===== flow/design.v =====
module ctr #(
	parameter ADR_WIDTH = 6
)(
	input wire clk_i,
	input wire rst_i,
	input wire carry_i,
	input wire [2-1:0] op_i,
	output reg [1-1:0] ctr_marmux_o,
	output reg [2-1:0] ctr_carrymux_o,
	output reg ctr_pc_reg_en_o,
	output reg ctr_a_reg_en_o,
	output reg ctr_mar_reg_en_o,
	output reg ctr_d_reg_en_o,
	output reg ctr_we_o,
	output reg [2-1:0] ctr_aluop_o
);
	localparam STATE_WIDTH = 12;
	localparam [STATE_WIDTH-1:0]
		s_fi	=	12'b000_000_000_001,
		s_rm	=	12'b000_000_000_010,
		s_nf	=	12'b000_000_000_100,
		s_nc	=	12'b000_000_001_000,
		s_af	=	12'b000_000_010_000,
		s_ac	=	12'b000_000_100_000,
		s_jc	=	12'b000_001_000_000,
		s_sw	=	12'b000_010_000_000,
		s_pm	=	12'b000_100_000_000,
		s_nw	=	12'b001_000_000_000,
		s_aw	=	12'b010_000_000_000,
		s_fw	=	12'b100_000_000_000;
	reg [STATE_WIDTH-1:0] current, next;
	always @(posedge clk_i) begin:sequential
		if (rst_i) begin
			current <= s_fi;
		end else begin
			current <= next;
		end
	end
	always @* begin:combnext
	case (current)
		s_fi:
			next = s_fw;
		s_fw:
			next = s_rm;
		s_rm:
			case (op_i)
				2'b00 : begin
					next = s_nf;
				end
				2'b01 : begin
					next = s_af;
				end
				2'b10 : begin
					next = s_sw;
				end
				2'b11 : begin
					if (carry_i) begin
						next = s_jc;
					end else begin
						next = s_fi;
					end
				end
				default:
					next = s_fi;
			endcase
		s_nf:
			next = s_nw;
                s_nw:
                        next = s_nc;
		s_nc:
			next = s_pm;
		s_af:
			next = s_aw;
                s_aw:
                        next = s_ac;
		s_ac:
			next = s_pm;
		s_jc:
			next = s_pm;
		s_sw:
			next = s_pm;
		s_pm:
			next = s_fi;
		default:
			next = s_fi;
	endcase
	end
	always @* begin:combout
	case(current)
		s_fi:
		begin
			ctr_pc_reg_en_o = 1'b1;
			ctr_marmux_o = 1'b1;
			ctr_mar_reg_en_o = 1'b0;
			ctr_aluop_o = 2'b01;
			ctr_a_reg_en_o = 1'b0;
			ctr_we_o = 1'b0;
			ctr_d_reg_en_o = 1'b0;
			ctr_carrymux_o = 2'b00;
		end
		s_fw:
		begin
			ctr_pc_reg_en_o = 1'b1;
			ctr_marmux_o = 1'b1;
			ctr_mar_reg_en_o = 1'b0;
			ctr_aluop_o = 2'b01;
			ctr_a_reg_en_o = 1'b0;
			ctr_we_o = 1'b0;
			ctr_d_reg_en_o = 1'b1;
			ctr_carrymux_o = 2'b00;
		end
		s_rm:
		begin
			ctr_pc_reg_en_o = 1'b0;
			ctr_marmux_o = 1'b0;
			ctr_mar_reg_en_o = 1'b1;
			ctr_aluop_o = 2'b01;
			ctr_a_reg_en_o = 1'b0;
			ctr_we_o = 1'b0;
			ctr_d_reg_en_o = 1'b0;
			ctr_carrymux_o = 2'b00;
		end
		s_nf:
		begin
			ctr_pc_reg_en_o = 1'b0;
			ctr_marmux_o = 1'b1;
			ctr_mar_reg_en_o = 1'b0;
			ctr_aluop_o = 2'b01;
			ctr_a_reg_en_o = 1'b0;
			ctr_we_o = 1'b0;
			ctr_d_reg_en_o = 1'b0;
			ctr_carrymux_o = 2'b00;
		end
		s_nw:
		begin
			ctr_pc_reg_en_o = 1'b0;
			ctr_marmux_o = 1'b1;
			ctr_mar_reg_en_o = 1'b0;
			ctr_aluop_o = 2'b01;
			ctr_a_reg_en_o = 1'b0;
			ctr_we_o = 1'b0;
			ctr_d_reg_en_o = 1'b1;
			ctr_carrymux_o = 2'b00;
		end
		s_nc:
		begin
			ctr_pc_reg_en_o = 1'b0;
			ctr_marmux_o = 1'b1;
			ctr_mar_reg_en_o = 1'b0;
			ctr_aluop_o = 2'b00;
			ctr_a_reg_en_o = 1'b1;
			ctr_we_o = 1'b0;
			ctr_d_reg_en_o = 1'b0;
			ctr_carrymux_o = 2'b01;
		end
		s_af:
		begin
			ctr_pc_reg_en_o = 1'b0;
			ctr_marmux_o = 1'b1;
			ctr_mar_reg_en_o = 1'b0;
			ctr_aluop_o = 2'b01;
			ctr_a_reg_en_o = 1'b0;
			ctr_we_o = 1'b0;
			ctr_d_reg_en_o = 1'b0;
			ctr_carrymux_o = 2'b00;
		end
		s_aw:
		begin
			ctr_pc_reg_en_o = 1'b0;
			ctr_marmux_o = 1'b1;
			ctr_mar_reg_en_o = 1'b0;
			ctr_aluop_o = 2'b01;
			ctr_a_reg_en_o = 1'b0;
			ctr_we_o = 1'b0;
			ctr_d_reg_en_o = 1'b1;
			ctr_carrymux_o = 2'b00;
		end
		s_ac:
		begin
			ctr_pc_reg_en_o = 1'b0;
			ctr_marmux_o = 1'b1;
			ctr_mar_reg_en_o = 1'b0;
			ctr_aluop_o = 2'b01;
			ctr_a_reg_en_o = 1'b1;
			ctr_we_o = 1'b0;
			ctr_d_reg_en_o = 1'b0;
			ctr_carrymux_o = 2'b01;
		end
		s_jc:
		begin
			ctr_pc_reg_en_o = 1'b0;
			ctr_marmux_o = 1'b1;
			ctr_mar_reg_en_o = 1'b0;
			ctr_aluop_o = 2'b01;
			ctr_a_reg_en_o = 1'b0;
			ctr_we_o = 1'b0;
			ctr_d_reg_en_o = 1'b0;
			ctr_carrymux_o = 2'b10;
		end
		s_sw:
		begin
			ctr_pc_reg_en_o = 1'b0;
			ctr_marmux_o = 1'b1;
			ctr_mar_reg_en_o = 1'b0;
			ctr_aluop_o = 2'b01;
			ctr_a_reg_en_o = 1'b0;
			ctr_we_o = 1'b1;
			ctr_d_reg_en_o = 1'b0;
			ctr_carrymux_o = 2'b00;
		end
		s_pm:
		begin
			ctr_pc_reg_en_o = 1'b0;
			ctr_marmux_o = 1'b1;
			ctr_mar_reg_en_o = 1'b1;
			ctr_aluop_o = 2'b01;
			ctr_a_reg_en_o = 1'b0;
			ctr_we_o = 1'b0;
			ctr_d_reg_en_o = 1'b0;
			ctr_carrymux_o = 2'b00;
		end
		default:
		begin
			ctr_pc_reg_en_o = 1'b0;
			ctr_marmux_o = 1'b1;
			ctr_mar_reg_en_o = 1'b1;
			ctr_aluop_o = 2'b01;
			ctr_a_reg_en_o = 1'b0;
			ctr_we_o = 1'b0;
			ctr_d_reg_en_o = 1'b0;
			ctr_carrymux_o = 2'b00;
		end
	endcase
	end
endmodule
module adr #(
	parameter ADR_WIDTH = 6
)(
	input wire clk_i,
	input wire rst_i,
	input wire [ADR_WIDTH-1:0] adr_i,
	input wire [1-1:0] ctr_marmux_i,
	input wire ctr_mar_reg_en_i,
	input wire ctr_pc_reg_en_i,
	output wire [ADR_WIDTH-1:0] adr_o
);
	reg [ADR_WIDTH-1:0] mar_reg;
	reg [ADR_WIDTH-1:0] mar_reg_next;
	reg [ADR_WIDTH-1:0] pc_reg;
	reg [ADR_WIDTH-1:0] pc_reg_next;
	always @(posedge clk_i) begin:seq
		if (rst_i) begin
			pc_reg <= 0;
			mar_reg <= 0;
		end else begin
			if (ctr_pc_reg_en_i) begin
				pc_reg <= pc_reg_next;
			end
			if (ctr_mar_reg_en_i) begin
				mar_reg <= mar_reg_next;
			end
		end
	end
	always @* begin:comb
		pc_reg_next = mar_reg + 1'd1;
		case (ctr_marmux_i)
			1'b0 : begin
				mar_reg_next = adr_i;
			end
			1'b1 : begin
				mar_reg_next = pc_reg;
			end
			default:
				mar_reg_next = pc_reg;
		endcase
	end
	assign adr_o = mar_reg;
endmodule
module dat #(
	parameter DATA_WIDTH = 8
)(
	input wire clk_i,
	input wire rst_i,
	input wire [DATA_WIDTH-1:0] data_i,
	input wire [2-1:0] ctr_aluop_i,
	input wire ctr_a_reg_en_i,
	input wire [2-1:0] ctr_carrymux_i,
	output wire carry_o,
	output wire [DATA_WIDTH-1:0] data_o
);
	reg [DATA_WIDTH-1:0] a_reg;
	reg [DATA_WIDTH-1:0] a_reg_next;
	reg carry_reg;
	reg carry_next;
	reg carry_alu;
	always @(posedge clk_i) begin:seq
		if (rst_i) begin
			a_reg <= 0;
			carry_reg <= 0;
		end else begin
			if (ctr_a_reg_en_i) begin
				a_reg <= a_reg_next;
			end
			carry_reg <= carry_next;
		end
	end
	always @* begin:comb
		case (ctr_aluop_i)
			2'b00 : begin
				{carry_alu, a_reg_next} =
					{1'b0, ~(a_reg | data_i)};
			end
			2'b01 : begin
				{carry_alu, a_reg_next} =
					a_reg + data_i;
			end
			2'b11 : begin
				{carry_alu, a_reg_next} = {1'b0, a_reg};
			end
			2'b10 : begin
				{carry_alu, a_reg_next} = {carry_reg, a_reg};
			end
			default:
				{carry_alu, a_reg_next} = {carry_reg, a_reg};
		endcase
		case (ctr_carrymux_i)
			2'b00 : begin
				carry_next = carry_reg;
			end
			2'b01 : begin
				carry_next = carry_alu;
			end
			2'b10 : begin
				carry_next = 0;
			end
			default:
				carry_next = carry_reg;
		endcase
	end
	assign data_o = a_reg;
	assign carry_o = carry_reg;
endmodule
module alpacacorn #(
	parameter ADR_WIDTH = 6,
	parameter DATA_WIDTH = 8
)(
	input wire clk_i,
	input wire rst_i,
	input wire [DATA_WIDTH-1:0] data_i,
	output wire [DATA_WIDTH-1:0] data_o,
	output wire [ADR_WIDTH-1:0] adr_o,
	output wire we_o
);
	wire carry_dat_ctr;
	wire [2-1:0] ctr_carrymux_ctr_dat;
	wire ctr_a_reg_en_ctr_dat;
	wire [1-1:0] ctr_marmux_ctr_adr;
	wire ctr_mar_reg_en_ctr_adr;
	wire ctr_pc_reg_en_ctr_adr;
	wire ctr_d_reg_en;
	wire [2-1:0] ctr_aluop_ctr_dat;
	reg [DATA_WIDTH-1:0] d_reg;
	always @(posedge clk_i) begin:seq
		if (rst_i) begin
			d_reg <= 0;
		end else begin
			if (ctr_d_reg_en) begin
				d_reg <= data_i;
			end
		end
	end
	ctr #(
		.ADR_WIDTH(ADR_WIDTH)
	) i_ctr (
		.clk_i(clk_i),
		.rst_i(rst_i),
		.carry_i(carry_dat_ctr),
		.op_i(d_reg[DATA_WIDTH-1:DATA_WIDTH-2]),
		.ctr_marmux_o(ctr_marmux_ctr_adr),
		.ctr_carrymux_o(ctr_carrymux_ctr_dat),
		.ctr_a_reg_en_o(ctr_a_reg_en_ctr_dat),
		.ctr_d_reg_en_o(ctr_d_reg_en),
		.ctr_mar_reg_en_o(ctr_mar_reg_en_ctr_adr),
		.ctr_pc_reg_en_o(ctr_pc_reg_en_ctr_adr),
		.ctr_aluop_o(ctr_aluop_ctr_dat),
		.ctr_we_o(we_o)
	);
	adr #(
		.ADR_WIDTH(ADR_WIDTH)
	) i_adr (
		.clk_i(clk_i),
		.rst_i(rst_i),
		.adr_i(d_reg[ADR_WIDTH-1:0]),
		.ctr_marmux_i(ctr_marmux_ctr_adr),
		.ctr_mar_reg_en_i(ctr_mar_reg_en_ctr_adr),
		.ctr_pc_reg_en_i(ctr_pc_reg_en_ctr_adr),
		.adr_o(adr_o)
	);
	dat #(
		.DATA_WIDTH(DATA_WIDTH)
	) i_dat (
		.clk_i(clk_i),
		.rst_i(rst_i),
		.data_i(d_reg),
		.ctr_aluop_i(ctr_aluop_ctr_dat),
		.ctr_carrymux_i(ctr_carrymux_ctr_dat),
		.ctr_a_reg_en_i(ctr_a_reg_en_ctr_dat),
		.carry_o(carry_dat_ctr),
		.data_o(data_o)
	);
endmodule

===== flow/constraint.sdc =====
create_clock -name core_clock -period 1.95 [get_ports {clk_i}]
set_input_delay 0.3900 -clock core_clock [delete_from_list [all_inputs] [get_ports {clk_i}]]
set_output_delay 0.3900 -clock core_clock [all_outputs]
set_load 0.01 [all_outputs]

===== flow/run.sh =====
#!/bin/bash
# the make line also repeats each setting of config.mk as NAME=value (left out here)
make -C /OpenROAD-flow-scripts/flow DESIGN_CONFIG=/design/flow/config.mk WORK_HOME=/design/flow/orfs CLKGATE_MAP_FILE= finish

===== flow/config.mk =====
export PLATFORM = sky130hd
export DESIGN_NAME = alpacacorn
export DESIGN_NICKNAME = alpacacorn
export VERILOG_FILES = /design/flow/design.v
export SDC_FILE = /design/flow/constraint.sdc
export NUM_CORES = 4
export LEC_CHECK = 0
export ABC_AREA = 1
export CAP_MARGIN = 20
export CELL_PAD_IN_SITES_DETAIL_PLACEMENT = 0
export CORE_ASPECT_RATIO = 0.5
export CORE_MARGIN = 2
export CORE_UTILIZATION = 65
export CTS_CLUSTER_DIAMETER = 250
export CTS_CLUSTER_SIZE = 98
export PLACE_DENSITY_LB_ADDON = 0.11
export SETUP_SLACK_MARGIN = -0.05
export SLEW_MARGIN = 20
export TNS_END_PERCENT = 15

==> impl_metrics.py, run 1 <==
# Auto-generated metrics
metrics = {
    "final_timing": {
        "rsz0062_at_grt": "false",
        "setup_ws_ns": 0.198,
        "slew_headroom_pct": 69.2,
        "fin_crit_ns": 1.75,
        "hold_viol": 0,
        "skew_ns": 0.00394,
        "setup_viol": 0,
        "tns_ns": 0,
        "slew_violations": 0,
        "worstMarginPinSlew_ns": 0.456,
        "timing.fmax_mhz": 571,
        "timing.final.crit_share_pct": 89.8,
    },
    "logic_synthesis": {
        "top_area_cell": "dfxtp_1",
        "ys_cells": 282,
        "aoi_share_pct": 16.9,
        "postSynthSeqShare_pct": 38.8,
        "synth_adder_area_share_pct": 11.6,
        "synth.net_count": 311,
        "synthTopCellsByArea": "dfxtp_1 (39%), ha_1 (11%), inv_1 (8.7%), o21ai_0 (7.8%), nand2_1 (6.9%)",
        "synth_area_um2": 2120,
        "edf_count": 0,
        "synthArstFlopShare_pct": 0,
        "top_cell": "inv_1",
        "synth_top_area_share_pct": 38.8,
        "flop_cell": "dfxtp_1",
        "ys.warnings.count": 4,
        "synthXorXnorAreaFrac_pct": 1.66,
        "synth-simple-area-share_pct": 19.7,
        "ys_sh_mux_pct": 0,
        "logic_family": "simple AND/OR/NAND/NOR gates",
        "syn-instance-count": 282,
        "synthTopCellsByCount": "inv_1 (49), dfxtp_1 (41), nand2_1 (39), o21ai_0 (33), a21oi_1 (28)",
        "syn_avg_cell_area_um2": 7.50,
        "ys_types": 35,
        "ys.flops": 41,
        "ys_chip_area_um2": 2120,
    },
    "cts": {
        "cts-buffers-inserted": 5,
        "cts_root_buffer": "clkbuf_8",
        "holdBufCountCts": 0,
        "clock-sinks": 41,
        "clk_latency_ns": 0.29,
        "cts_resized": 0,
        "clock_path_buffers": 2,
        "path_clk_slew_ns": 0.08,
        "cts_tree": "yes",
        "cts_setup_buffers": 0,
        "htreeDepth": 2,
    },
    "cells_and_area": {
        "post-route-util_pct": 81.1,
        "area_growth_pct": 16.8,
        "fin_nets": 337,
    },
    "setup_path": {
        "r2r_end": "i_dat.a_reg[5]",
        "path_depth": 10,
        "cpLargestDelayFamily": "simple AND/OR/NAND/NOR gates",
        "crit_path_cell_trace": "inv_1 -> ha_1 -> a21oi_1 -> nand2_1 -> nand3_1 -> nand2_1 -> nand2_1 -> nand3_1 -> nand2_1 -> inv_1",
        "path_buffers": 2,
        "crit_path_frequent_cell": "nand2_1",
        "startpoint": "i_dat.a_reg[2]",
        "r2r_cells": 10,
        "path_class": "register to register",
        "slowest_delay_ns": 0.39,
        "cp.arrival_ns": 1.95,
        "path_max_fanout": 5,
        "timing.rr.start": "i_dat.a_reg[2]",
        "worstSetupStartpointType": "register",
        "crit_end": "i_dat.a_reg[5]",
        "crit_path_top_delay_cell": "dfxtp_1",
        "worstPathRequired_ns": 2.15,
        "r2r_slack_ns": 0.20,
        "endpoint_kind": "register",
    },
    "status": {
        "status": "no timing/DRC/antenna violations",
    },
    "power": {
        "p_int_uw": 1240,
        "p_per_area_nw_per_um2": 693,
        "p_switching_uw": 474,
        "clockPowerShare_pct": 32.3,
        "p_leak_uw": 0.00108,
        "p_comb_uw": 241,
        "seqPwrFrac_pct": 53.6,
        "power_sequential_uw": 917,
        "power.group.top": "registers",
        "power_clock_uw": 553,
        "power_frac_comb_pct": 14.1,
        "ir_worst_vdd_mv": 0.561,
        "swShare_pct": 27.7,
    },
    "floorplanning": {
        "rows": 14,
        "die-height_um": 44.3,
        "die_area_um2": 3760,
        "fp_util_pct": 69.4,
        "coreArea_um2": 3050,
        "io_pins": 25,
        "die-width_um": 84.7,
    },
    "route": {
        "viasPerCell": 5.29,
        "wirelength_um": 4720,
        "diodes": 0,
        "antenna_left": 0,
        "drtPass1Iterations": 5,
        "drt_iter0_drc": 145,
        "drcViolationCount": 0,
        "vias": 1846,
        "routedWlPerCell_um": 13.5,
    },
    "global_routing": {
        "grt_pass1_wl_um": 7910,
        "first_global_vias": 1736,
        "gr-total-overflow": 0,
        "grt_max_degree": 22,
        "grt_use_total_pct": 27.5,
        "antenna_found_initial": 0,
    },
    "hold_path": {
        "hp-start": "i_ctr.current[2]",
        "hold_end": "i_ctr.current[7]",
        "min_path_type": "register to register",
        "hold_path_depth": 2,
    },
    "placed_design": {
        "portBuffers": 24,
        "pre_cts_slack_ns": 0.302,
        "place_congestion": 0.867,
        "hpwl_um": 3420,
    },
    "run": {
        "maxCapViolations": 0,
        "tool_warnings": 34,
    },
}
## cell type report
cell class                 instances  area, um2
multi-input combinational        182       1050
sequential                        41        821
fill                             223        577
timing repair buffer              26        255
inverter                          52        203
clock buffer                       6       72.6
tap                               40       50.0
clock inverter                     2       15.0
## metal layers
metal / routed length [um] / up-vias / global-route usage [%]
li1: - / 955 / -
met1: 2370 / 817 / 37.2
met2: 2000 / 60 / 45.2
met3: 265 / 14 / 6.16
met4: 84 / 0 / 8.57
met5: 0 / - / 0
## per-stage QoR
stage | std cells | area, um2 | total power [uW] | hold WS [ns]
6_report | 349 | 2470 | 1710 | 0.427
5_1_grt | 349 | 2470 | 1790 | 0.464
4_1_cts | 349 | 2470 | 1710 | 0.427
3_5_place_dp | 341 | 2380 | 1170 | 0.412
3_3_place_gp | 341 | 2380 | 1160 | 0.409
2_1_floorplan | 282 | 2120 | 1080 | 0.386
==> run 2: changes to the inputs <==
- CELL_PAD_IN_SITES_DETAIL_PLACEMENT: 0 -> default
- CORE_ASPECT_RATIO: 0.5 -> 0.7
- CORE_UTILIZATION: 65 -> 72
- CTS_CLUSTER_DIAMETER: 250 -> 397
- CTS_CLUSTER_SIZE: 98 -> 95
- PLACE_DENSITY_LB_ADDON: 0.11 -> 0.0
- SETUP_SLACK_MARGIN: -0.05 -> 0.55
- TNS_END_PERCENT: 15 -> 10
- clock period: 1.95 -> 1.8 ns (I/O delays scaled with it)
==> impl_metrics.py, run 2 <==
# Auto-generated metrics
metrics = {
    "logic_synthesis": {
        "synthXorXnorAreaFrac_pct": 1.66,
        "postSynthSeqShare_pct": 38.8,
        "logic_family": "simple AND/OR/NAND/NOR gates",
        "synthTopCellsByCount": "inv_1 (49), dfxtp_1 (41), nand2_1 (39), o21ai_0 (33), a21oi_1 (28)",
        "edf_count": 0,
        "ys.warnings.count": 4,
        "flop_cell": "dfxtp_1",
        "syn-instance-count": 282,
        "synth_adder_area_share_pct": 11.6,
        "synth-simple-area-share_pct": 19.7,
        "ys_types": 35,
        "synthArstFlopShare_pct": 0,
        "syn_avg_cell_area_um2": 7.50,
        "synth.net_count": 311,
        "ys.flops": 41,
        "ys_chip_area_um2": 2120,
        "top_area_cell": "dfxtp_1",
        "synth_top_area_share_pct": 38.8,
        "aoi_share_pct": 16.9,
        "ys_sh_mux_pct": 0,
        "synth_area_um2": 2120,
        "ys_cells": 282,
        "synthTopCellsByArea": "dfxtp_1 (39%), ha_1 (11%), inv_1 (8.7%), o21ai_0 (7.8%), nand2_1 (6.9%)",
        "top_cell": "inv_1",
    },
    "setup_path": {
        "path_buffers": 1,
        "r2r_cells": 5,
        "crit_path_top_delay_cell": "inv_1",
        "startpoint": "i_ctr.current[2]",
        "path_class": "register to register",
        "cp.arrival_ns": 1.91,
        "slowest_delay_ns": 0.48,
        "r2r_slack_ns": 0.1,
        "timing.rr.start": "i_ctr.current[2]",
        "crit_end": "d_reg[1]",
        "path_depth": 5,
        "path_max_fanout": 16,
        "cpLargestDelayFamily": "buffers and inverters",
        "worstPathRequired_ns": 2.01,
        "endpoint_kind": "register",
        "r2r_end": "d_reg[1]",
        "crit_path_cell_trace": "nor2_1 -> nand2_1 -> inv_1 -> o21ai_0 -> a21oi_1",
        "worstSetupStartpointType": "register",
    },
    "hold_path": {
        "hold_path_depth": 2,
        "hp-start": "i_ctr.current[3]",
        "min_path_type": "register to register",
        "hold_end": "i_ctr.current[9]",
    },
    "global_routing": {
        "grt_pass1_wl_um": 10000,
        "use_met3_pct": 12.2,
        "met1_usage_pct": 51.8,
        "grt_use_total_pct": 41.5,
        "antenna_found_initial": 0,
        "busiest_layer": "met2",
        "grt_max_degree": 19,
        "met2_usage_pct": 66.5,
        "first_global_vias": 2067,
        "gr-total-overflow": 0,
    },
    "placed_design": {
        "place_congestion": 0.895,
        "dpl-instance-area_um2": 2430,
        "portBuffers": 24,
        "pre_cts_slack_ns": 0.226,
        "hpwl_um": 3600,
    },
    "final_timing": {
        "timing.final.crit_share_pct": 94.6,
        "holdWs_ns": 0.439,
        "setup_viol": 0,
        "rsz0062_at_grt": "true",
        "fin_crit_ns": 1.70,
        "worstMarginPinSlew_ns": 0.598,
        "skew_ns": 0.00820,
        "slew_violations": 0,
        "timing.fmax_mhz": 587,
        "slew_headroom_pct": 60.1,
        "setup_ws_ns": 0.0976,
        "tns_ns": 0,
        "hold_viol": 0,
    },
    "cts": {
        "htreeDepth": 2,
        "cts_tree": "yes",
        "cts-buffers-inserted": 5,
        "clock-sinks": 41,
        "path_clk_slew_ns": 0.09,
        "cts_root_buffer": "clkbuf_8",
        "clock_path_buffers": 2,
        "holdBufCountCts": 0,
        "clk_latency_ns": 0.31,
    },
    "floorplanning": {
        "fp_util_pct": 75.5,
        "die-width_um": 68.8,
        "die-height_um": 49.4,
        "coreArea_um2": 2800,
        "rows": 16,
        "io_pins": 25,
        "die_area_um2": 3400,
    },
    "route": {
        "wirelength_um": 8450,
        "drt_iter0_drc": 570,
        "drcViolationCount": 0,
        "diodes": 0,
        "drtPass1Iterations": 14,
        "routedWlPerCell_um": 24.0,
        "antenna_left": 0,
        "vias": 2479,
        "viasPerCell": 7.04,
    },
    "power": {
        "power.group.top": "registers",
        "p_comb_uw": 356,
        "p_per_area_nw_per_um2": 765,
        "p_switching_uw": 626,
        "clockPowerShare_pct": 33.9,
        "p_int_uw": 1440,
        "power_sequential_uw": 1010,
        "power_frac_comb_pct": 17.2,
        "power_clock_uw": 701,
        "swShare_pct": 30.3,
        "seqPwrFrac_pct": 48.8,
        "ir_worst_vdd_mv": 0.689,
        "p_leak_uw": 0.00117,
    },
    "cells_and_area": {
        "area_growth_pct": 27.6,
        "post-route-util_pct": 96.3,
        "fin_nets": 345,
        "final_area_um2": 2700,
    },
    "run": {
        "tool_warnings": 39,
        "maxCapViolations": 0,
    },
    "status": {
        "status": "no timing/DRC/antenna violations",
    },
}
run 2: what timing repair did:
action | CTS | global route
hold endpoints to repair | 0 | 0
buffers inserted | 1 | 5
gates resized | 25 | 19
endpoints found under the setup margin | 40 | 46
gates cloned | 0 | 1
pin swaps | 5 | 7
run 2: layer usage:
metal	vias up	wire length, um
li1	972	-
met1	1065	2660
met2	313	3600
met3	129	1320
met4	0	874
met5	-	0
run 2: cell type report:
cell class | count | area, um2
repair buffers | 33 | 303
multi-input cells | 182 | 1190
fillers | 60 | 104
flip-flops and latches | 41 | 846
well taps | 36 | 45.0
repair inverters | 1 | 7.51
clock buffers | 6 | 93.8
clock inverters | 1 | 5.00
inverters | 52 | 209
run 2: per-stage QoR:
stage               instances  power (uW)
finish                    352        2070
global route              352        2110
CTS                       346        1960
detailed placement        338        1280
global placement          338        1270
floorplan                 282        1170
==> run 3: changes to the inputs <==
- CAP_MARGIN: 20 -> 30
- CELL_PAD_IN_SITES_DETAIL_PLACEMENT: default -> 0
- CORE_ASPECT_RATIO: 0.7 -> 0.5
- CORE_MARGIN: 2 -> 10
- CORE_UTILIZATION: 72 -> 65
- CTS_CLUSTER_DIAMETER: 397 -> 91
- CTS_CLUSTER_SIZE: 95 -> 10
- PLACE_DENSITY: default -> 0.37
- PLACE_DENSITY_LB_ADDON: 0.0 -> default
- SETUP_SLACK_MARGIN: 0.55 -> -0.05
- TNS_END_PERCENT: 10 -> default
- clock period: 1.8 -> 1.95 ns (I/O delays scaled with it)
==> impl_metrics.py, run 3 <==
# Auto-generated metrics
metrics = {
    "cts": {
        "htreeDepth": 2,
        "path_clk_slew_ns": 0.09,
        "cts_resized": 0,
        "clock-sinks": 41,
        "cts_setup_buffers": 0,
        "cts_root_buffer": "clkbuf_8",
        "holdBufCountCts": 0,
        "clk_latency_ns": 0.30,
        "clock_path_buffers": 2,
        "cts-buffers-inserted": 5,
        "cts_tree": "yes",
    },
    "global_routing": {
        "first_global_vias": 1686,
        "grt_pass1_wl_um": 8090,
        "grt_max_degree": 24,
        "antenna_found_initial": 0,
        "gr-total-overflow": 0,
        "grt_use_total_pct": 16.8,
    },
    "setup_path": {
        "path_class": "register to register",
        "r2r_end": "i_dat.a_reg[6]",
        "endpoint_kind": "register",
        "r2r_slack_ns": 0.18,
        "cp.arrival_ns": 1.99,
        "slowest_delay_ns": 0.37,
        "worstSetupStartpointType": "register",
        "crit_path_top_delay_cell": "dfxtp_1",
        "path_depth": 10,
        "timing.rr.start": "i_dat.a_reg[0]",
        "r2r_cells": 10,
        "worstPathRequired_ns": 2.17,
        "crit_end": "i_dat.a_reg[6]",
        "path_buffers": 2,
        "path_max_fanout": 3,
        "crit_path_cell_trace": "ha_1 -> inv_1 -> fa_1 -> inv_1 -> nand2_1 -> nand2_1 -> nand3_1 -> nand3b_1 -> nand3_1 -> a21oi_1",
        "cpLargestDelayFamily": "adder cells",
        "startpoint": "i_dat.a_reg[0]",
    },
    "cells_and_area": {
        "area_growth_pct": 17.0,
        "comb_area_um2": 1050,
        "fill_cells": 233,
        "instances_no_fill": 349,
        "fin_nets": 337,
        "flop_area_um2": 821,
    },
    "floorplanning": {
        "die-height_um": 60.3,
        "io_pins": 25,
        "fp_util_pct": 69.0,
        "coreArea_um2": 3070,
        "die-width_um": 101,
        "die_area_um2": 6080,
        "rows": 14,
    },
    "power": {
        "p_leak_uw": 0.00109,
        "ir_worst_vdd_mv": 0.541,
        "power.group.top": "registers",
        "power_sequential_uw": 918,
        "p_per_area_nw_per_um2": 702,
        "power_clock_uw": 577,
        "p_switching_uw": 498,
        "clockPowerShare_pct": 33.2,
        "swShare_pct": 28.7,
        "p_int_uw": 1240,
        "p_comb_uw": 243,
        "fin_total_pwr_uw": 1740,
        "power_frac_comb_pct": 14.0,
        "seqPwrFrac_pct": 52.8,
    },
    "final_timing": {
        "timing.fmax_mhz": 566,
        "setup_viol": 0,
        "slew_headroom_pct": 66.8,
        "timing.final.crit_share_pct": 90.6,
        "slew_violations": 0,
        "skew_ns": 0.00517,
        "setup_ws_ns": 0.184,
        "worstMarginPinSlew_ns": 0.498,
        "tns_ns": 0,
        "rsz0062_at_grt": "false",
        "fin_crit_ns": 1.77,
        "holdWs_ns": 0.424,
        "hold_viol": 0,
    },
    "run": {
        "tool_warnings": 36,
        "maxCapViolations": 0,
    },
    "logic_synthesis": {
        "synth_adder_area_share_pct": 11.6,
        "top_area_cell": "dfxtp_1",
        "ys.flops": 41,
        "edf_count": 0,
        "ys_chip_area_um2": 2120,
        "synth-simple-area-share_pct": 19.7,
        "flop_cell": "dfxtp_1",
        "ys_types": 35,
        "synthXorXnorAreaFrac_pct": 1.66,
        "aoi_share_pct": 16.9,
        "synthArstFlopShare_pct": 0,
        "ys_sh_mux_pct": 0,
        "synthTopCellsByArea": "dfxtp_1 (39%), ha_1 (11%), inv_1 (8.7%), o21ai_0 (7.8%), nand2_1 (6.9%)",
        "syn_avg_cell_area_um2": 7.50,
        "ys.warnings.count": 4,
        "synthTopCellsByCount": "inv_1 (49), dfxtp_1 (41), nand2_1 (39), o21ai_0 (33), a21oi_1 (28)",
        "postSynthSeqShare_pct": 38.8,
        "logic_family": "simple AND/OR/NAND/NOR gates",
        "synth.net_count": 311,
        "synth_top_area_share_pct": 38.8,
        "top_cell": "inv_1",
        "syn-instance-count": 282,
        "synth_area_um2": 2120,
        "ys_cells": 282,
    },
    "hold_path": {
        "hold_path_depth": 2,
        "hold_end": "i_ctr.current[7]",
        "hp-start": "i_ctr.current[2]",
        "min_path_type": "register to register",
    },
    "placed_design": {
        "placed_cells": 341,
        "pre_cts_slack_ns": 0.262,
        "hpwl_um": 3760,
        "place_congestion": 0.907,
        "portBuffers": 24,
    },
    "status": {
        "status": "no timing/DRC/antenna violations",
    },
    "route": {
        "drcViolationCount": 0,
        "vias": 1897,
        "drt_iter0_drc": 111,
        "met1Wirelength_um": 2390,
        "viasPerCell": 5.44,
        "top_layer": "met4",
        "met2_length_um": 2270,
        "diodes": 0,
        "wirelength_um": 5190,
        "dr_wl_met3_um": 468,
        "antenna_left": 0,
        "drtPass1Iterations": 5,
        "routedWlPerCell_um": 14.9,
    },
}
## run 3: cell type report
class,instances,area share [%]
inverters,52,8.19
clock inverters,3,0.910
multi-input cells,182,42.6
repair buffers,26,10.3
flip-flops and latches,41,33.2
well taps,40,2.02
clock buffers,5,2.78
## run 3: per-layer routing
layer	track usage, %	vias to the layer above
met5	0	-
met4	4.80	0
met3	5.67	8
met2	26.2	72
met1	22.0	861
li1	-	956
## run 3: through the flow
| step | utilization, % | area (um2) |
|---|---|---|
| finish | 80.7 | 2470 |
| global route | 80.7 | 2470 |
| CTS | 80.7 | 2470 |
| detailed placement | 77.8 | 2380 |
| global placement | 77.8 | 2380 |
| floorplan | - | 2120 |
==> run 4: changes to the inputs <==
- ABC_AREA: 1 -> default
- CAP_MARGIN: 30 -> 20
- CELL_PAD_IN_SITES_DETAIL_PLACEMENT: 0 -> default
- CORE_ASPECT_RATIO: 0.5 -> default
- CORE_MARGIN: 10 -> 2
- CORE_UTILIZATION: 65 -> 72
- CTS_CLUSTER_DIAMETER: 91 -> 360
- CTS_CLUSTER_SIZE: 10 -> 98
- PLACE_DENSITY: 0.37 -> default
- SETUP_SLACK_MARGIN: -0.05 -> default
- clock period: 1.95 -> 0.595 ns (I/O delays scaled with it)
==> impl_metrics.py, run 4 <==
# Flow results
metrics = {
    "placed_design": {
        "portBuffers": 24,
        "place_congestion": 0.904,
    },
    "logic_synthesis": {
        "synthArstFlopShare_pct": 0,
        "top_cell": "dfxtp_1",
        "synthTopCellsByCount": "dfxtp_1 (41), nor2_1 (40), a21oi_1 (21), inv_1 (19), ha_1 (18)",
        "syn_avg_cell_area_um2": 8.75,
        "synthXorXnorAreaFrac_pct": 3.88,
        "top_area_cell": "dfxtp_1",
        "edf_count": 0,
        "aoi_share_pct": 12.0,
        "logic_family": "simple AND/OR/NAND/NOR gates",
        "synth_top_area_share_pct": 40.4,
        "ys_types": 34,
        "synth_adder_area_share_pct": 12.1,
        "synth.net_count": 261,
        "synthTopCellsByArea": "dfxtp_1 (40%), ha_1 (11%), mux2i_1 (7.9%), nor2_1 (7.4%), a21oi_1 (5.2%)",
        "synth-simple-area-share_pct": 18.2,
        "synth_area_um2": 2030,
        "ys_sh_mux_pct": 7.89,
        "postSynthSeqShare_pct": 40.4,
        "syn-instance-count": 232,
        "ys.flops": 41,
        "flop_cell": "dfxtp_1",
        "ys.warnings.count": 4,
        "ys_chip_area_um2": 2030,
        "ys_cells": 232,
    },
    "status": {
        "haltStage": "detailed placement",
        "first-error": "[ERROR DPL-0038] Utilization greater than 100%, impossible to legalize",
        "status": "stopped before the end",
    },
    "floorplanning": {
        "io_pins": 25,
        "coreArea_um2": 2710,
        "rows": 19,
        "die_area_um2": 3260,
        "die-width_um": 57.1,
        "fp_util_pct": 74.9,
        "die-height_um": 57.1,
    },
}
[run 4: through the flow]
stage | TNS, ns | worst slack (ns)
2_1_floorplan | -18.71 | -1.25
3_3_place_gp | -32.72 | -1.26
==> run 5: changes to the inputs <==
- ABC_AREA: default -> 0
- CELL_PAD_IN_SITES_DETAIL_PLACEMENT: default -> 0
- CORE_UTILIZATION: 72 -> 60
- CTS_CLUSTER_DIAMETER: 360 -> 291
- CTS_CLUSTER_SIZE: 98 -> default
- HOLD_SLACK_MARGIN: default -> 0.3
- MAX_ROUTING_LAYER: default -> met4
- PLACE_DENSITY: default -> 0.54
- SETUP_SLACK_MARGIN: default -> -0.09
- clock period: 0.595 -> 0.956 ns (I/O delays scaled with it)
==> impl_metrics.py, run 5 <==
# Flow results
metrics = {
    "status": {
        "status": "stopped before the end",
        "haltStage": "clock tree synthesis",
        "first-error": "[ERROR DPL-0033] detailed placement checks failed during check placement.",
    },
    "logic_synthesis": {
        "ys_types": 34,
        "ys.flops": 41,
        "synth-simple-area-share_pct": 18.2,
        "aoi_share_pct": 12.0,
        "synthArstFlopShare_pct": 0,
        "synth_area_um2": 2030,
        "ys_chip_area_um2": 2030,
        "ys_sh_mux_pct": 7.89,
        "ys_cells": 232,
        "logic_family": "simple AND/OR/NAND/NOR gates",
        "ys.warnings.count": 4,
        "synth_adder_area_share_pct": 12.1,
        "synthTopCellsByArea": "dfxtp_1 (40%), ha_1 (11%), mux2i_1 (7.9%), nor2_1 (7.4%), a21oi_1 (5.2%)",
        "edf_count": 0,
        "postSynthSeqShare_pct": 40.4,
        "synthTopCellsByCount": "dfxtp_1 (41), nor2_1 (40), a21oi_1 (21), inv_1 (19), ha_1 (18)",
        "top_cell": "dfxtp_1",
        "synthXorXnorAreaFrac_pct": 3.88,
        "synth_top_area_share_pct": 40.4,
        "syn-instance-count": 232,
        "syn_avg_cell_area_um2": 8.75,
        "synth.net_count": 261,
        "top_area_cell": "dfxtp_1",
        "flop_cell": "dfxtp_1",
    },
    "floorplanning": {
        "coreArea_um2": 3280,
        "fp_util_pct": 61.8,
        "io_pins": 25,
        "rows": 21,
        "die_area_um2": 3860,
        "die-height_um": 62.2,
        "die-width_um": 62.2,
    },
    "placed_design": {
        "hpwl_um": 3790,
        "place_congestion": 0.949,
        "portBuffers": 24,
        "pre_cts_slack_ns": -0.968,
        "dpl-instance-area_um2": 2820,
    },
}
[run 5: per-stage QoR]
step / cells / utilization (%) / total power [uW]
2_1_floorplan: 232 / - / 2130
3_3_place_gp: 341 / 86.0 / 2330
3_5_place_dp: 341 / 86.0 / 2370
==> run 6: changes to the inputs <==
- ABC_AREA: 0 -> 1
- CELL_PAD_IN_SITES_DETAIL_PLACEMENT: 0 -> default
- CORE_ASPECT_RATIO: default -> 0.7
- CORE_UTILIZATION: 60 -> 72
- CTS_CLUSTER_DIAMETER: 291 -> 397
- CTS_CLUSTER_SIZE: default -> 96
- HOLD_SLACK_MARGIN: 0.3 -> default
- MAX_ROUTING_LAYER: met4 -> default
- PLACE_DENSITY: 0.54 -> default
- PLACE_DENSITY_LB_ADDON: default -> 0.0
- SETUP_SLACK_MARGIN: -0.09 -> -0.03
- TNS_END_PERCENT: default -> 10
- clock period: 0.956 -> 1.2 ns (I/O delays scaled with it)
==> impl_metrics.py, run 6 <==
# Flow results
metrics = {
    "status": {
        "status": "stopped before the end",
        "haltStage": "clock tree synthesis",
        "first-error": "[ERROR DPL-0038] Utilization greater than 100%, impossible to legalize",
    },
    "logic_synthesis": {
        "ys_cells": 282,
        "synth_adder_area_share_pct": 11.6,
        "flop_cell": "dfxtp_1",
        "ys_sh_mux_pct": 0,
        "edf_count": 0,
        "top_cell": "inv_1",
        "ys.flops": 41,
        "syn-instance-count": 282,
        "synth_top_area_share_pct": 38.8,
        "synth.net_count": 311,
        "postSynthSeqShare_pct": 38.8,
        "synthTopCellsByCount": "inv_1 (49), dfxtp_1 (41), nand2_1 (39), o21ai_0 (33), a21oi_1 (28)",
        "synth_area_um2": 2120,
        "synthTopCellsByArea": "dfxtp_1 (39%), ha_1 (11%), inv_1 (8.7%), o21ai_0 (7.8%), nand2_1 (6.9%)",
        "aoi_share_pct": 16.9,
        "syn_avg_cell_area_um2": 7.50,
        "ys.warnings.count": 4,
        "ys_chip_area_um2": 2120,
        "synthArstFlopShare_pct": 0,
        "synth-simple-area-share_pct": 19.7,
        "synthXorXnorAreaFrac_pct": 1.66,
        "ys_types": 35,
        "logic_family": "simple AND/OR/NAND/NOR gates",
        "top_area_cell": "dfxtp_1",
    },
    "floorplanning": {
        "coreArea_um2": 2800,
        "fp_util_pct": 75.5,
        "rows": 16,
        "die_area_um2": 3400,
        "die-height_um": 49.4,
        "die-width_um": 68.8,
        "io_pins": 25,
    },
    "placed_design": {
        "place_congestion": 0.854,
        "pre_cts_slack_ns": -0.467,
        "portBuffers": 24,
        "hpwl_um": 5610,
    },
}
[run 6: stage by stage]
stage	setup TNS [ns]	hold slack, ns	std cells	instance area, um2	power [uW]
after floorplan	-1.34	0.386	282	2160	1760
after global placement	-4.52	0.407	379	2750	1990
after detailed placement	-6.86	0.419	379	2750	2060
==> run 7: changes to the inputs <==
- ABC_AREA: 1 -> 0
- CELL_PAD_IN_SITES_DETAIL_PLACEMENT: default -> 0
- CORE_ASPECT_RATIO: 0.7 -> default
- CORE_UTILIZATION: 72 -> 57
- CTS_CLUSTER_DIAMETER: 397 -> 291
- CTS_CLUSTER_SIZE: 96 -> default
- MAX_ROUTING_LAYER: default -> met4
- PLACE_DENSITY: default -> 0.54
- PLACE_DENSITY_LB_ADDON: 0.0 -> default
- SETUP_SLACK_MARGIN: -0.03 -> 0.55
- TNS_END_PERCENT: 10 -> default
- clock period: 1.2 -> 1.95 ns (I/O delays scaled with it)
==> impl_metrics.py, run 7 <==
# Auto-generated metrics
metrics = {
    "final_timing": {
        "slew_headroom_pct": 69.4,
        "tns_ns": -0.0241,
        "slew_violations": 0,
        "setup_viol": 1,
        "fin_crit_ns": 1.97,
        "timing.fmax_mhz": 507,
        "timing.final.crit_share_pct": 101,
        "rsz0062_at_grt": "true",
        "hold_viol": 0,
        "setup_ws_ns": -0.0241,
        "skew_ns": 0.00560,
        "worstMarginPinSlew_ns": 0.458,
    },
    "logic_synthesis": {
        "synthXorXnorAreaFrac_pct": 3.88,
        "logic_family": "simple AND/OR/NAND/NOR gates",
        "synth_top_area_share_pct": 40.4,
        "synth.net_count": 261,
        "edf_count": 0,
        "syn-instance-count": 232,
        "top_area_cell": "dfxtp_1",
        "synthArstFlopShare_pct": 0,
        "ys.flops": 41,
        "flop_cell": "dfxtp_1",
        "ys_types": 34,
        "synth_area_um2": 2030,
        "synthTopCellsByCount": "dfxtp_1 (41), nor2_1 (40), a21oi_1 (21), inv_1 (19), ha_1 (18)",
        "postSynthSeqShare_pct": 40.4,
        "synthTopCellsByArea": "dfxtp_1 (40%), ha_1 (11%), mux2i_1 (7.9%), nor2_1 (7.4%), a21oi_1 (5.2%)",
        "synth_adder_area_share_pct": 12.1,
        "ys_chip_area_um2": 2030,
        "ys.warnings.count": 4,
        "synth-simple-area-share_pct": 18.2,
        "top_cell": "dfxtp_1",
        "syn_avg_cell_area_um2": 8.75,
        "ys_cells": 232,
        "aoi_share_pct": 12.0,
        "ys_sh_mux_pct": 7.89,
    },
    "route": {
        "diodes": 0,
        "drtPass1Iterations": 4,
        "vias": 1808,
        "viasPerCell": 5.61,
        "drcViolationCount": 0,
        "routedWlPerCell_um": 15.8,
        "antenna_left": 0,
        "drt_iter0_drc": 80,
        "wirelength_um": 5090,
    },
    "run": {
        "maxCapViolations": 0,
        "tool_warnings": 39,
    },
    "hold_path": {
        "min_path_type": "register to register",
        "hp-start": "i_ctr.current[4]",
        "hold_end": "i_ctr.current[0]",
        "hold_path_depth": 2,
    },
    "cts": {
        "cts-buffers-inserted": 5,
        "cts_tree": "yes",
        "clock_path_buffers": 2,
        "path_clk_slew_ns": 0.12,
        "htreeDepth": 2,
        "clk_latency_ns": 0.35,
        "cts_root_buffer": "clkbuf_4",
        "clock-sinks": 41,
    },
    "cells_and_area": {
        "fin_nets": 304,
        "fill_cells": 214,
        "final_area_um2": 2770,
        "area_growth_pct": 36.4,
        "instances_no_fill": 322,
    },
    "placed_design": {
        "dpl-instance-area_um2": 2390,
        "hpwl_um": 3230,
        "placed_cells": 299,
        "place_congestion": 0.935,
        "portBuffers": 24,
    },
    "setup_path": {
        "worstSetupStartpointType": "register",
        "r2r_slack_ns": -0.02,
        "cp.arrival_ns": 2.27,
        "path_class": "register to register",
        "crit_path_top_delay_cell": "dfxtp_4",
        "startpoint": "d_reg[0]",
        "path_buffers": 1,
        "path_max_fanout": 2,
        "timing.rr.start": "d_reg[0]",
        "crit_end": "i_dat.carry_reg",
        "path_depth": 8,
        "worstPathRequired_ns": 2.24,
        "endpoint_kind": "register",
        "r2r_cells": 8,
        "crit_path_cell_trace": "ha_4 -> inv_2 -> fa_2 -> and2b_1 -> o2111ai_1 -> and4b_1 -> or3_4 -> a21oi_2",
        "r2r_end": "i_dat.carry_reg",
        "cpLargestDelayFamily": "simple AND/OR/NAND/NOR gates",
        "slowest_delay_ns": 0.38,
    },
    "global_routing": {
        "grt_pass1_wl_um": 8240,
        "first_global_vias": 1851,
        "gr-total-overflow": 0,
        "grt_use_total_pct": 27.0,
        "grt_max_degree": 24,
        "antenna_found_initial": 0,
    },
    "power": {
        "power.group.top": "registers",
        "seqPwrFrac_pct": 52.5,
        "swShare_pct": 24.7,
        "power_clock_uw": 587,
        "p_per_area_nw_per_um2": 611,
        "p_switching_uw": 418,
        "p_leak_uw": 0.00112,
        "power_sequential_uw": 888,
        "power_frac_comb_pct": 12.8,
        "ir_worst_vdd_mv": 0.455,
        "p_comb_uw": 217,
        "p_int_uw": 1270,
        "clockPowerShare_pct": 34.7,
    },
    "floorplanning": {
        "fp_util_pct": 59.9,
        "io_pins": 25,
        "die-height_um": 63.7,
        "die-width_um": 63.7,
        "rows": 21,
        "die_area_um2": 4050,
        "coreArea_um2": 3390,
    },
    "status": {
        "status": "finished with violations",
        "violatedChecks": "setup timing",
    },
}
==> run 7: metal layers <==
layer	global-route usage (%)	up-vias	share of wire, %
li1	-	873	-
met4	16.3	0	4.5
met2	46.4	57	48
met1	29.3	853	43
met5	-	-	0
met3	4.11	25	3.9
==> run 7: layout make-up <==
class / instances / area [um2] / share of cell area, %
multi-input combinational: 162 / 1280 / 46.3
sequential: 41 / 863 / 31.2
timing repair buffer: 46 / 404 / 14.6
inverter: 19 / 73.8 / 2.67
tap: 46 / 57.6 / 2.08
clock buffer: 6 / 51.3 / 1.85
clock inverter: 2 / 36.3 / 1.31
==> run 7: repair_timing <==
item	in CTS	in global routing
hold buffers	0	0
setup buffers	12	3
resized	56	22
setup endpoints to repair	29	26
pin swaps	18	14
==> run 7: metrics by stage <==
step / util [%] / power [uW] / setup slack, ns / hold WS (ns)
3_5_place_dp: 70.6 / 1090 / -0.0396 / 0.393
6_report: 81.7 / 1690 / -0.0241 / 0.421
4_1_cts: 78.9 / 1690 / 0.00623 / 0.426
2_1_floorplan: - / 1020 / 0.0994 / 0.382
3_3_place_gp: 70.6 / 1080 / 0.0432 / 0.393
5_1_grt: 81.7 / 1760 / -0.109 / 0.460
==> run 8: changes to the inputs <==
- CELL_PAD_IN_SITES_GLOBAL_PLACEMENT: default -> 0
- CORE_ASPECT_RATIO: default -> 1.75
- CORE_MARGIN: 2 -> 10
- CORE_UTILIZATION: 57 -> 64
- CTS_CLUSTER_DIAMETER: 291 -> 380
- CTS_CLUSTER_SIZE: default -> 18
- GPL_ROUTABILITY_DRIVEN: default -> 0
- GPL_TIMING_DRIVEN: default -> 0
- MAX_ROUTING_LAYER: met4 -> default
- PLACE_DENSITY: 0.54 -> default
- PLACE_DENSITY_LB_ADDON: default -> 0.27
- SETUP_SLACK_MARGIN: 0.55 -> 0.34
- TNS_END_PERCENT: default -> 30
- clock period: 1.95 -> 1.78 ns (I/O delays scaled with it)
==> impl_metrics.py, run 8 <==
# Auto-generated metrics
metrics = {
    "status": {
        "status": "finished with violations",
        "violatedChecks": "setup timing",
    },
    "cts": {
        "clock_path_buffers": 2,
        "htreeDepth": 2,
        "cts-buffers-inserted": 5,
        "holdBufCountCts": 0,
        "clk_latency_ns": 0.29,
        "path_clk_slew_ns": 0.08,
        "cts_tree": "yes",
        "clock-sinks": 41,
        "cts_root_buffer": "clkbuf_8",
    },
    "power": {
        "p_leak_uw": 0.00116,
        "seqPwrFrac_pct": 53.3,
        "swShare_pct": 25.3,
        "ir_worst_vdd_mv": 0.644,
        "power_frac_comb_pct": 12.9,
        "power.group.top": "registers",
        "power_clock_uw": 619,
        "power_sequential_uw": 978,
        "p_int_uw": 1370,
        "p_comb_uw": 237,
        "p_switching_uw": 463,
        "clockPowerShare_pct": 33.7,
        "p_per_area_nw_per_um2": 675,
    },
    "final_timing": {
        "fin_crit_ns": 2.00,
        "rsz0062_at_grt": "true",
        "setup_viol": 3,
        "hold_viol": 0,
        "holdWs_ns": 0.427,
        "worstMarginPinSlew_ns": 0.550,
        "slew_headroom_pct": 63.2,
        "timing.fmax_mhz": 499,
        "setup_ws_ns": -0.223,
        "slew_violations": 0,
        "skew_ns": 0.00739,
        "timing.final.crit_share_pct": 113,
    },
    "setup_path": {
        "cp.arrival_ns": 2.21,
        "path_depth": 9,
        "path_class": "register to register",
        "r2r_cells": 9,
        "timing.rr.start": "i_dat.a_reg[0]",
        "r2r_slack_ns": -0.22,
        "crit_path_top_delay_cell": "dfxtp_4",
        "crit_end": "i_dat.a_reg[6]",
        "r2r_end": "i_dat.a_reg[6]",
        "crit_path_cell_trace": "ha_4 -> inv_2 -> fa_2 -> and2b_1 -> o2111ai_1 -> and4b_2 -> buf_6 -> xor2_1 -> a211oi_1",
        "cpLargestDelayFamily": "simple AND/OR/NAND/NOR gates",
        "path_max_fanout": 2,
        "endpoint_kind": "register",
        "startpoint": "i_dat.a_reg[0]",
        "path_buffers": 2,
        "slowest_delay_ns": 0.36,
        "worstSetupStartpointType": "register",
        "worstPathRequired_ns": 1.99,
    },
    "logic_synthesis": {
        "synth.net_count": 261,
        "ys_sh_mux_pct": 7.89,
        "flop_cell": "dfxtp_1",
        "ys_cells": 232,
        "synth_adder_area_share_pct": 12.1,
        "ys.warnings.count": 4,
        "top_area_cell": "dfxtp_1",
        "ys.flops": 41,
        "logic_family": "simple AND/OR/NAND/NOR gates",
        "synthTopCellsByArea": "dfxtp_1 (40%), ha_1 (11%), mux2i_1 (7.9%), nor2_1 (7.4%), a21oi_1 (5.2%)",
        "synthTopCellsByCount": "dfxtp_1 (41), nor2_1 (40), a21oi_1 (21), inv_1 (19), ha_1 (18)",
        "synthXorXnorAreaFrac_pct": 3.88,
        "ys_chip_area_um2": 2030,
        "aoi_share_pct": 12.0,
        "postSynthSeqShare_pct": 40.4,
        "edf_count": 0,
        "syn-instance-count": 232,
        "syn_avg_cell_area_um2": 8.75,
        "synthArstFlopShare_pct": 0,
        "synth-simple-area-share_pct": 18.2,
        "synth_area_um2": 2030,
        "synth_top_area_share_pct": 40.4,
        "top_cell": "dfxtp_1",
        "ys_types": 34,
    },
    "floorplanning": {
        "die-height_um": 94.5,
        "coreArea_um2": 3110,
        "die-width_um": 62.6,
        "rows": 27,
        "die_area_um2": 5910,
        "io_pins": 25,
        "fp_util_pct": 65.3,
    },
    "cells_and_area": {
        "area_growth_pct": 33.9,
        "instances_no_fill": 324,
        "post-route-util_pct": 87.4,
        "final_area_um2": 2720,
        "fin_nets": 310,
    },
    "hold_path": {
        "hp-start": "i_ctr.current[4]",
        "hold_end": "i_ctr.current[0]",
        "min_path_type": "register to register",
        "hold_path_depth": 2,
    },
    "placed_design": {
        "dpl-instance-area_um2": 2340,
        "hpwl_um": 3360,
        "portBuffers": 24,
        "placed_cells": 299,
    },
    "route": {
        "antenna_left": 0,
        "diodes": 0,
        "viasPerCell": 5.83,
        "vias": 1890,
        "drt_iter0_drc": 107,
        "wirelength_um": 5590,
        "routedWlPerCell_um": 17.3,
        "drtPass1Iterations": 4,
        "drcViolationCount": 0,
    },
    "global_routing": {
        "grt_use_total_pct": 19.3,
        "grt_pass1_wl_um": 9280,
        "grt_max_degree": 12,
        "antenna_found_initial": 0,
        "gr-total-overflow": 0,
        "first_global_vias": 1998,
    },
    "run": {
        "tool_warnings": 37,
        "maxCapViolations": 0,
    },
}
## run 8: area by class of cell
cell class              instances  area [um2]
flip-flops and latches         41         838
clock buffers                   7        86.3
multi-input cells             162        1240
fillers                       149         390
repair buffers                 42         370
inverters                      19        71.3
well taps                      43        53.8
plain buffers                  10        52.6
## run 8: repair_timing
action                                  in CTS  in global routing
cloned                                       0                  0
buffers inserted                            14                  4
pin swaps                                   20                 11
resized                                     47                 13
endpoints found under the setup margin      46                 14
## run 8: per-stage QoR
step                setup slack (ns)  power (uW)  TNS, ns
detailed placement            -0.250        1190    -5.08
floorplan                    -0.0723        1120  -0.0723
finish                        -0.223        1830   -0.488
global route                  -0.312        1900   -0.753
CTS                           -0.114        1820   -0.122
global placement              -0.254        1180    -4.88
## run 8: routing by layer
layer	vias to the layer above	share of wire (%)	track usage (%)
li1	889	-	-
met1	905	36	17.7
met2	72	55	37.5
met3	24	4.6	4.03
met4	0	4.5	12.4
met5	-	0	0
==> run 9: changes to the inputs <==
- ABC_AREA: 0 -> default
- CELL_PAD_IN_SITES_DETAIL_PLACEMENT: 0 -> 2
- CELL_PAD_IN_SITES_GLOBAL_PLACEMENT: 0 -> default
- CORE_ASPECT_RATIO: 1.75 -> default
- CORE_UTILIZATION: 64 -> 26
- CTS_CLUSTER_DIAMETER: 380 -> 197
- CTS_CLUSTER_SIZE: 18 -> 48
- HOLD_SLACK_MARGIN: default -> 0.18
- MAX_ROUTING_LAYER: default -> met5
- PLACE_DENSITY_LB_ADDON: 0.27 -> default
- SETUP_SLACK_MARGIN: 0.34 -> default
- SLEW_MARGIN: 20 -> 5
- TNS_END_PERCENT: 30 -> default
- clock period: 1.78 -> 2.43 ns (I/O delays scaled with it)
==> impl_metrics.py, run 9 <==
# Auto-generated metrics
metrics = {
    "floorplanning": {
        "io_pins": 25,
        "fp_util_pct": 26.5,
        "die_area_um2": 11700,
        "coreArea_um2": 7650,
        "die-width_um": 108,
        "rows": 32,
        "die-height_um": 108,
    },
    "route": {
        "vias": 1717,
        "drt_iter0_drc": 63,
        "drtPass1Iterations": 6,
        "viasPerCell": 4.69,
        "diodes": 0,
        "wirelength_um": 6200,
        "routedWlPerCell_um": 17.0,
        "drcViolationCount": 0,
        "antenna_left": 0,
    },
    "setup_path": {
        "timing.rr.start": "d_reg[0]",
        "path_max_fanout": 4,
        "cpLargestDelayFamily": "simple AND/OR/NAND/NOR gates",
        "endpoint_kind": "register",
        "r2r_end": "i_dat.carry_reg",
        "crit_end": "i_dat.carry_reg",
        "r2r_cells": 8,
        "worstPathRequired_ns": 2.66,
        "slowest_delay_ns": 0.41,
        "path_depth": 8,
        "crit_path_cell_trace": "ha_2 -> inv_1 -> fa_1 -> and2b_1 -> o2111ai_1 -> and4b_1 -> or3_1 -> a21oi_1",
        "r2r_slack_ns": 0.23,
        "path_buffers": 1,
        "crit_path_top_delay_cell": "fa_1",
        "startpoint": "d_reg[0]",
        "path_class": "register to register",
        "cp.arrival_ns": 2.43,
        "worstSetupStartpointType": "register",
    },
    "power": {
        "clockPowerShare_pct": 34.9,
        "power_sequential_uw": 719,
        "p_comb_uw": 146,
        "p_leak_uw": 0.000956,
        "p_per_area_nw_per_um2": 534,
        "fin_total_pwr_uw": 1330,
        "p_int_uw": 964,
        "power_clock_uw": 463,
        "ir_worst_vdd_mv": 0.159,
        "power.group.top": "registers",
        "p_switching_uw": 364,
        "seqPwrFrac_pct": 54.1,
        "swShare_pct": 27.4,
        "power_frac_comb_pct": 11.0,
    },
    "logic_synthesis": {
        "synth-simple-area-share_pct": 18.2,
        "syn-instance-count": 232,
        "synthTopCellsByCount": "dfxtp_1 (41), nor2_1 (40), a21oi_1 (21), inv_1 (19), ha_1 (18)",
        "top_cell": "dfxtp_1",
        "syn_avg_cell_area_um2": 8.75,
        "ys_types": 34,
        "synth_area_um2": 2030,
        "ys_sh_mux_pct": 7.89,
        "top_area_cell": "dfxtp_1",
        "aoi_share_pct": 12.0,
        "ys_cells": 232,
        "synthXorXnorAreaFrac_pct": 3.88,
        "postSynthSeqShare_pct": 40.4,
        "flop_cell": "dfxtp_1",
        "logic_family": "simple AND/OR/NAND/NOR gates",
        "synth_top_area_share_pct": 40.4,
        "synth.net_count": 261,
        "synthArstFlopShare_pct": 0,
        "edf_count": 0,
        "ys.warnings.count": 4,
        "synthTopCellsByArea": "dfxtp_1 (40%), ha_1 (11%), mux2i_1 (7.9%), nor2_1 (7.4%), a21oi_1 (5.2%)",
        "ys.flops": 41,
        "ys_chip_area_um2": 2030,
        "synth_adder_area_share_pct": 12.1,
    },
    "final_timing": {
        "slew_violations": 0,
        "hold_viol": 0,
        "setup_viol": 0,
        "timing.final.crit_share_pct": 90.5,
        "rsz0062_at_grt": "false",
        "worstMarginPinSlew_ns": 0.900,
        "slew_headroom_pct": 39.7,
        "timing.fmax_mhz": 455,
        "fin_crit_ns": 2.20,
        "tns_ns": 0,
        "skew_ns": 0.00805,
    },
    "placed_design": {
        "hpwl_um": 4810,
        "portBuffers": 24,
    },
    "cts": {
        "cts_setup_buffers": 0,
        "htreeDepth": 2,
        "cts_root_buffer": "clkbuf_8",
        "cts_tree": "yes",
        "path_clk_slew_ns": 0.09,
        "cts_resized": 0,
        "clk_latency_ns": 0.30,
        "clock-sinks": 41,
        "clock_path_buffers": 2,
        "holdBufCountCts": 0,
        "cts-buffers-inserted": 5,
    },
    "global_routing": {
        "gr-total-overflow": 0,
        "grt_use_total_pct": 11.0,
        "grt_pass1_wl_um": 10300,
        "grt_max_degree": 14,
        "antenna_found_initial": 0,
        "first_global_vias": 2008,
    },
    "run": {
        "maxCapViolations": 0,
        "tool_warnings": 34,
    },
    "status": {
        "status": "no timing/DRC/antenna violations",
    },
    "hold_path": {
        "min_path_type": "register to register",
        "hold_end": "i_ctr.current[0]",
        "hp-start": "i_ctr.current[4]",
        "hold_path_depth": 2,
    },
    "cells_and_area": {
        "fin_nets": 292,
        "area_growth_pct": 22.7,
        "post-route-util_pct": 32.6,
    },
}
run 9: area by class of cell:
cell class | count | area [um2]
Sequential cell | 41 | 823
Timing Repair Buffer | 24 | 240
Inverter | 19 | 71.3
Multi-Input combinational cell | 162 | 1100
Clock inverter | 2 | 15.0
Fill cell | 851 | 5160
Tap cell | 102 | 128
Buffer | 10 | 41.3
Clock buffer | 6 | 72.6
run 9: layer usage:
layer | vias to the layer above | wire [um] | GRT usage (%)
met4 | 0 | 85 | 3.48
met2 | 26 | 3240 | 20.5
met5 | - | 0 | 0
li1 | 850 | - | -
met3 | 9 | 231 | 2.91
met1 | 832 | 2640 | 11.7
run 9: per-stage QoR:
step	cells	hold WS [ns]	setup WS [ns]	instance area [um2]
final	366	0.421	0.230	2490
after global placement	358	0.391	0.249	2400
after detailed placement	358	0.408	0.201	2400
after floorplan	232	0.382	0.383	2030
after global routing	366	0.455	0.0512	2490
after CTS	366	0.424	0.162	2480
==> run 10: changes to the inputs <==
- CELL_PAD_IN_SITES_DETAIL_PLACEMENT: 2 -> 0
- CORE_MARGIN: 10 -> 2
- CORE_UTILIZATION: 26 -> 66
- CTS_CLUSTER_DIAMETER: 197 -> 347
- CTS_CLUSTER_SIZE: 48 -> 62
- GPL_TIMING_DRIVEN: 0 -> default
- HOLD_SLACK_MARGIN: 0.18 -> default
- MAX_ROUTING_LAYER: met5 -> default
- TNS_END_PERCENT: default -> 10
- clock period: 2.43 -> 3.24 ns (I/O delays scaled with it)
==> impl_metrics.py, run 10 <==
# Auto-generated metrics
metrics = {
    "hold_path": {
        "hp-start": "i_ctr.current[4]",
        "hold_end": "i_ctr.current[0]",
        "hold_path_depth": 2,
        "min_path_type": "register to register",
    },
    "logic_synthesis": {
        "syn_avg_cell_area_um2": 8.75,
        "syn-instance-count": 232,
        "synth_adder_area_share_pct": 12.1,
        "top_cell": "dfxtp_1",
        "flop_cell": "dfxtp_1",
        "logic_family": "simple AND/OR/NAND/NOR gates",
        "aoi_share_pct": 12.0,
        "ys_chip_area_um2": 2030,
        "ys.flops": 41,
        "edf_count": 0,
        "synthTopCellsByCount": "dfxtp_1 (41), nor2_1 (40), a21oi_1 (21), inv_1 (19), ha_1 (18)",
        "ys.warnings.count": 4,
        "ys_types": 34,
        "synth-simple-area-share_pct": 18.2,
        "synth_top_area_share_pct": 40.4,
        "synth.net_count": 261,
        "ys_sh_mux_pct": 7.89,
        "synthTopCellsByArea": "dfxtp_1 (40%), ha_1 (11%), mux2i_1 (7.9%), nor2_1 (7.4%), a21oi_1 (5.2%)",
        "postSynthSeqShare_pct": 40.4,
        "synthArstFlopShare_pct": 0,
        "top_area_cell": "dfxtp_1",
        "synth_area_um2": 2030,
        "ys_cells": 232,
        "synthXorXnorAreaFrac_pct": 3.88,
    },
    "setup_path": {
        "startpoint": "i_dat.a_reg[0]",
        "r2r_end": "i_dat.carry_reg",
        "r2r_slack_ns": 1.04,
        "r2r_cells": 8,
        "path_depth": 8,
        "crit_end": "i_dat.carry_reg",
        "timing.rr.start": "i_dat.a_reg[0]",
        "crit_path_cell_trace": "ha_1 -> inv_1 -> fa_1 -> and2b_1 -> o2111ai_1 -> and4b_1 -> or3_1 -> a21oi_1",
        "worstPathRequired_ns": 3.54,
        "worstSetupStartpointType": "register",
        "path_class": "register to register",
        "cpLargestDelayFamily": "simple AND/OR/NAND/NOR gates",
        "path_buffers": 1,
        "endpoint_kind": "register",
        "cp.arrival_ns": 2.50,
        "slowest_delay_ns": 0.40,
        "path_max_fanout": 4,
        "crit_path_top_delay_cell": "dfxtp_1",
    },
    "cts": {
        "clock-sinks": 41,
        "clk_latency_ns": 0.35,
        "path_clk_slew_ns": 0.12,
        "cts_resized": 0,
        "cts_tree": "yes",
        "clock_path_buffers": 2,
        "cts-buffers-inserted": 5,
        "holdBufCountCts": 0,
        "cts_setup_buffers": 0,
        "cts_root_buffer": "clkbuf_4",
        "htreeDepth": 2,
    },
    "power": {
        "seqPwrFrac_pct": 54.7,
        "power_clock_uw": 351,
        "p_switching_uw": 236,
        "p_comb_uw": 97.3,
        "power.group.top": "registers",
        "p_per_area_nw_per_um2": 419,
        "clockPowerShare_pct": 35.4,
        "p_leak_uw": 0.000948,
        "p_int_uw": 753,
        "power_sequential_uw": 541,
        "power_frac_comb_pct": 9.8,
        "swShare_pct": 23.8,
        "ir_worst_vdd_mv": 0.304,
    },
    "global_routing": {
        "grt_pass1_wl_um": 6960,
        "grt_max_degree": 23,
        "first_global_vias": 1575,
        "gr-total-overflow": 0,
        "antenna_found_initial": 0,
        "grt_use_total_pct": 26.5,
    },
    "cells_and_area": {
        "flop_area_um2": 821,
        "comb_area_um2": 1100,
        "area_growth_pct": 16.4,
        "fill_cells": 209,
        "fin_nets": 283,
    },
    "final_timing": {
        "hold_viol": 0,
        "worstMarginPinSlew_ns": 0.827,
        "tns_ns": 0,
        "fin_crit_ns": 2.20,
        "timing.final.crit_share_pct": 68.0,
        "slew_violations": 0,
        "setup_viol": 0,
        "setup_ws_ns": 1.04,
        "rsz0062_at_grt": "false",
        "skew_ns": 0.00682,
        "timing.fmax_mhz": 454,
        "slew_headroom_pct": 44.6,
    },
    "placed_design": {
        "pre_cts_slack_ns": 1.09,
        "portBuffers": 24,
        "hpwl_um": 3040,
    },
    "route": {
        "wirelength_um": 4160,
        "vias": 1638,
        "viasPerCell": 5.69,
        "diodes": 0,
        "drtPass1Iterations": 4,
        "antenna_left": 0,
        "drt_iter0_drc": 89,
        "routedWlPerCell_um": 14.4,
        "drcViolationCount": 0,
    },
    "run": {
        "maxCapViolations": 0,
        "tool_warnings": 36,
    },
    "floorplanning": {
        "rows": 20,
        "coreArea_um2": 2980,
        "die_area_um2": 3530,
        "io_pins": 25,
        "die-width_um": 59.5,
        "die-height_um": 59.5,
        "fp_util_pct": 68.2,
    },
    "status": {
        "status": "no timing/DRC/antenna violations",
    },
}
run 10: final cells by class:
| class | count | area share (%) |
|---|---|---|
| clock buffer | 7 | 2.33 |
| clock inverter | 1 | 1.27 |
| inverter | 19 | 3.02 |
| multi-input combinational | 162 | 46.4 |
| sequential | 41 | 34.7 |
| tap | 33 | 1.75 |
| timing repair buffer | 25 | 10.5 |
run 10: routing by layer:
metal | up-vias | track usage, % | wire length, um
met5 | - | 0 | 0
met4 | 0 | 8.77 | 61
met3 | 7 | 8.95 | 204
met2 | 41 | 44.3 | 2040
met1 | 766 | 31.7 | 1860
li1 | 824 | - | -
run 10: through the flow:
stage                     hold slack (ns)  utilization (%)  area [um2]  instances  power, uW
after detailed placement            0.397             76.5        2280        280        648
after global placement              0.398             76.5        2280        280        644
after global routing                0.448             79.3        2360        288       1030
after floorplan                     0.382                -        2030        232        613
after CTS                           0.430             79.3        2360        288        994
final                               0.440             79.3        2360        288        989
No activity file was given, so power comes from the tool's default toggle rates.
